north:
// Final_AXI_to_APB_Bridge
module Final_AXI_to_APB_Bridge #(
    parameter AXI_ADDR_WIDTH    = 32,
    parameter AXI_DATA_WIDTH    = 32,
    parameter AXI_MAX_BURST_LEN = 8,
    parameter AXI_BURST_WIDTH   = 2,
    parameter AXI_SIZE_WIDTH    = 3,
    parameter APB_ADDR_WIDTH    = 32,
    parameter APB_DATA_WIDTH    = 32
)(
    input  [AXI_ADDR_WIDTH-1:0]    AWADDR,
    input  [AXI_BURST_WIDTH-1:0]   AWBURST,
    input  [AXI_MAX_BURST_LEN-1:0] AWLEN,
    input                          AWVALID,
    output                         AWREADY,
    input  [AXI_ADDR_WIDTH-1:0]    ARADDR,
    input  [AXI_BURST_WIDTH-1:0]   ARBURST,
    input  [AXI_MAX_BURST_LEN-1:0] ARLEN,
    input                          ARVALID,
    output                         ARREADY,
    input  [AXI_DATA_WIDTH-1:0]    WDATA,
    input                          WVALID,
    input                          WLAST,
    input  [AXI_DATA_WIDTH/8-1:0]  WSTRB,
    output                         WREADY,
    output [AXI_DATA_WIDTH-1:0]    RDATA,
    output [1:0]                   RRESP,
    output                         RVALID,
    output                         RLAST,
    input                          RREADY,
    output [1:0]                   BRESP,
    output                         BVALID,
    input                          BREADY,
    input                          ACLK,
    input                          ARESETn,
    output [APB_ADDR_WIDTH-1:0]    PADDR,
    output                         PWRITE,
    output                         PSEL1,
    output                         PSEL2,
    output                         PSEL3,
    output                         PSEL4,
    output                         PENABLE,
    output [APB_DATA_WIDTH-1:0]    PWDATA,
    input  [APB_DATA_WIDTH-1:0]    PRDATA,
    input                          PREADY
);
Settings: LEC_CHECK=0, ABC_AREA=1, CAP_MARGIN=20, CORE_ASPECT_RATIO=0.73, CORE_MARGIN=2, CORE_UTILIZATION=72, CTS_CLUSTER_DIAMETER=394, CTS_CLUSTER_SIZE=100, HOLD_SLACK_MARGIN=0.28, PLACE_DENSITY=0.42, SETUP_SLACK_MARGIN=0.84, SLEW_MARGIN=20; clock period 2.85 ns.
run.sh (not shown) runs the stock make flow with config.mk's settings and CLKGATE_MAP_FILE=.
north failed in 4_1_cts with DPL-0038.
#### Input delta (south over north)
- CTS_CLUSTER_SIZE removed (was 100)
- CORE_ASPECT_RATIO removed (was 0.73)
- SETUP_SLACK_MARGIN removed (was 0.84)
- CTS_CLUSTER_DIAMETER removed (was 394)
- CORE_UTILIZATION changed from 72 to 58
- HOLD_SLACK_MARGIN removed (was 0.28)
- PLACE_DENSITY changed from 0.42 to 0.79
- the clock period (ns, I/O delays scaled along) changed from 2.85 to 3.26
Results
south finished all stages; layout check result: FAIL, due to setup timing. Tool error DPL-0038 stopped north during 4_1_cts; no final results. Summary of south over north: total die size grew by 7500 µm²; worst-case setup slack after placement climbed 0.33 ns; area figure in the yosys stat output about even. In the tables for north and south, standard cell core area reads lower with north.


Final_AXI_to_APB_Bridge again, from the RTL that the note above started with.
make LEC_CHECK=0 CAP_MARGIN=20 CORE_MARGIN=2 CORE_UTILIZATION=72 PLACE_DENSITY=0.67 SLEW_MARGIN=20 finish   # period 4.62 ns
The baseline ended with an error in 5_1_grt.
Next try:
--- a/flow/config.mk
+++ b/flow/config.mk
@@ -10,2 +10,2 @@
-export CORE_UTILIZATION = 72
-export PLACE_DENSITY = 0.67
+export CORE_UTILIZATION = 40
+export PLACE_DENSITY = 0.6
==> flow/constraint.sdc (replaced) <==
create_clock -name core_clock -period 6.0 [get_ports {ACLK}]
set_input_delay 1.2000 -clock core_clock [delete_from_list [all_inputs] [get_ports {ACLK}]]
set_output_delay 1.2000 -clock core_clock [all_outputs]
set_load 0.01 [all_outputs]
Outcome:
- The changed run finished with timing, DRC and antenna clean
- die size went up by about 80%
- synthesized cell count stays the same
- synthesized area is unchanged
Next try:
--- a/flow/config.mk
+++ b/flow/config.mk
@@ -10 +10,3 @@
-export CORE_UTILIZATION = 40
+export CORE_UTILIZATION = 69
+export CTS_CLUSTER_DIAMETER = 394
+export CTS_CLUSTER_SIZE = 100
==> flow/constraint.sdc (replaced) <==
create_clock -name core_clock -period 2.85 [get_ports {ACLK}]
set_input_delay 0.5700 -clock core_clock [delete_from_list [all_inputs] [get_ports {ACLK}]]
set_output_delay 0.5700 -clock core_clock [all_outputs]
set_load 0.01 [all_outputs]
The new run stopped in 4_1_cts (DPL-0038).
Area after synthesis is unchanged.
Die size goes down by well over a third.
Synthesized cell count does not change.
Next try:
--- a/flow/config.mk
+++ b/flow/config.mk
@@ -10,3 +10 @@
-export CORE_UTILIZATION = 69
-export CTS_CLUSTER_DIAMETER = 394
-export CTS_CLUSTER_SIZE = 100
+export CORE_UTILIZATION = 61
==> flow/constraint.sdc (replaced) <==
create_clock -name core_clock -period 6.12 [get_ports {ACLK}]
set_input_delay 1.2240 -clock core_clock [delete_from_list [all_inputs] [get_ports {ACLK}]]
set_output_delay 1.2240 -clock core_clock [all_outputs]
set_load 0.01 [all_outputs]
What happened:
- Now the flow finished with timing, DRC and antenna clean
- area after synthesis does not change
- synthesized cell count stays the same
- die size went up by roughly a tenth
Next try:
--- a/flow/config.mk
+++ b/flow/config.mk
@@ -10 +10 @@
-export CORE_UTILIZATION = 61
+export CORE_UTILIZATION = 40
==> flow/constraint.sdc (replaced) <==
create_clock -name core_clock -period 5.82 [get_ports {ACLK}]
set_input_delay 1.1640 -clock core_clock [delete_from_list [all_inputs] [get_ports {ACLK}]]
set_output_delay 1.1640 -clock core_clock [all_outputs]
set_load 0.01 [all_outputs]
=> The new run passed the timing, DRC and antenna checks; final cell count rose by 9.5%; core utilization fell by 25 points; worst setup slack got worse by 0.070 ns; design area rose by 3.5%; synthesized area stays the same; via count fell by 1.1%; sequential power rose by about 5%.
No activity file was given, so power comes from the tool's default toggle rates.
